== job 101 ==
// pt100_temp
module pt100_temp (
    input  wire        clk,
    input  wire        rst,
    input  wire        in_valid,
    output wire        in_ready,
    input  wire [11:0] yk,
    output wire        out_valid,
    output wire [27:0] temp,
    output wire [27:0] temp_filt,
    output wire        alarm
    );
==> flow/config.mk <==
export PLATFORM = sky130hd
export DESIGN_NAME = pt100_temp
export DESIGN_NICKNAME = pt100_temp
export VERILOG_FILES = /design/flow/design.v
export SDC_FILE = /design/flow/constraint.sdc
export NUM_CORES = 4
export LEC_CHECK = 0
export ABC_AREA = 1
export CAP_MARGIN = 20
export CORE_MARGIN = 2
export CORE_UTILIZATION = 65
export CTS_CLUSTER_DIAMETER = 170
export GPL_ROUTABILITY_DRIVEN = 1
export MAX_ROUTING_LAYER = met4
export MIN_ROUTING_LAYER = met1
export PLACE_DENSITY_LB_ADDON = 0.02
export SETUP_SLACK_MARGIN = 0.26
export SLEW_MARGIN = 35
export TNS_END_PERCENT = 5
==> flow/constraint.sdc <==
create_clock -name core_clock -period 14.7 [get_ports {clk}]
set_input_delay 2.9400 -clock core_clock [delete_from_list [all_inputs] [get_ports {clk}]]
set_output_delay 2.9400 -clock core_clock [all_outputs]
set_load 0.01 [all_outputs]
run.sh (not shown) runs the stock make flow with config.mk's settings and CLKGATE_MAP_FILE=.
Status(job 101) = ERROR, stage = global routing
Setup changes, job 101 to job 102
# job 101
export LEC_CHECK = 0
export ABC_AREA = 1
export CAP_MARGIN = 20
export CORE_MARGIN = 2
export CORE_UTILIZATION = 65
export CTS_CLUSTER_DIAMETER = 170
export GPL_ROUTABILITY_DRIVEN = 1
export MAX_ROUTING_LAYER = met4
export MIN_ROUTING_LAYER = met1
export PLACE_DENSITY_LB_ADDON = 0.02
export SETUP_SLACK_MARGIN = 0.26
export SLEW_MARGIN = 35
export TNS_END_PERCENT = 5
create_clock -name core_clock -period 14.7 [get_ports {clk}]
# job 102
export LEC_CHECK = 0
export CAP_MARGIN = 20
export CORE_MARGIN = 2
export CORE_UTILIZATION = 40
export PLACE_DENSITY = 0.6
export SLEW_MARGIN = 20
create_clock -name core_clock -period 14.7 [get_ports {clk}]
Findings:
From the logs: job 102 reached the end of the flow and failed the layout checks with negative setup slack.
On minimum setup slack after placement: job 102 sits below job 101.
Between job 102 and job 101, it is job 102 whose post-CTS setup buffer count is higher, by about 300%.
On number of distinct library cells after synthesis: between job 101 and job 102, it ends up lower for job 101.
Job 102 vs job 101 — simple-gate portion of the synthesized area dropped 6.5 points.
Compared with job 101, in job 102 area share of fa/ha/maj cells after synthesis picked up an extra 1.3 points; overall die area now larger; standard cell core area saw an increase; die width rose by 24%.
Re sequential cell area fraction in the yosys report: job 101 and job 102 aren't equal, and the lower value belongs to job 101.
Relative to job 102, the following input files were edited for job 103:
# job 102
export LEC_CHECK = 0
export CAP_MARGIN = 20
export CORE_MARGIN = 2
export CORE_UTILIZATION = 40
export PLACE_DENSITY = 0.6
export SLEW_MARGIN = 20
create_clock -name core_clock -period 14.7 [get_ports {clk}]
# job 103
export LEC_CHECK = 0
export CAP_MARGIN = 20
export CORE_MARGIN = 2
export CORE_UTILIZATION = 28
export PLACE_DENSITY = 0.6
export SLEW_MARGIN = 20
create_clock -name core_clock -period 22.1 [get_ports {clk}]
Findings:
Job 103: flow completed, timing, DRC and antenna clean
Power ends up higher on job 102.
Between job 102 and job 103, the flow reports count of buffers not belonging to the clock network in the layout decreasing by more than half.
Job 103: count of clock-buffer cells in the layout lower than job 102
Delta(critical path depth, job 103 - job 102) < 0
Re xor and xnor area share after synthesis: no difference whatsoever between job 103 and job 102.
Met2 track demand over resource, job 102 and job 103: higher on job 102
Share of the core filled with cells was higher in the run labelled job 102.
Job 102 → job 103: setup slack picked up an extra 4.12 ns; portion of total power attributed to combinational logic lost 3.3 points; post-layout minimum cycle time picked up an extra 3.28 ns.
Setup changes, job 103 to job 104
# job 103
export LEC_CHECK = 0
export CAP_MARGIN = 20
export CORE_MARGIN = 2
export CORE_UTILIZATION = 28
export PLACE_DENSITY = 0.6
export SLEW_MARGIN = 20
create_clock -name core_clock -period 22.1 [get_ports {clk}]
# job 104
export LEC_CHECK = 0
export CAP_MARGIN = 20
export CORE_MARGIN = 2
export CORE_UTILIZATION = 72
export MAX_ROUTING_LAYER = met4
export PLACE_DENSITY_LB_ADDON = 0.0
export SETUP_SLACK_MARGIN = -1.17
export SLEW_MARGIN = 20
create_clock -name core_clock -period 15.3 [get_ports {clk}]
==> results <==
Job 104 has total placed cells including tap cells below what job 103 had.
Between job 104 and job 103, starting density of the core is lower for job 103, job 104 comes in above that.
Delta (job 104 minus job 103): die size has decreased, xor/xnor share of the synthesized area has remained practically unchanged, weighted congestion reported at the end of routability-driven placement has increased.
Run status, job 104: aborted in global routing, error GRT-0116
Horizontal die size went down by more than a quarter going from job 103 to job 104.
Job 104 ends up with lower site row count than job 103 does.
The worst slack at placement of job 104 is lower than that of job 103.
CTS buffer count delta for job 104 relative to job 103: 13% lower
Power is estimated from default activity; no workload was simulated.
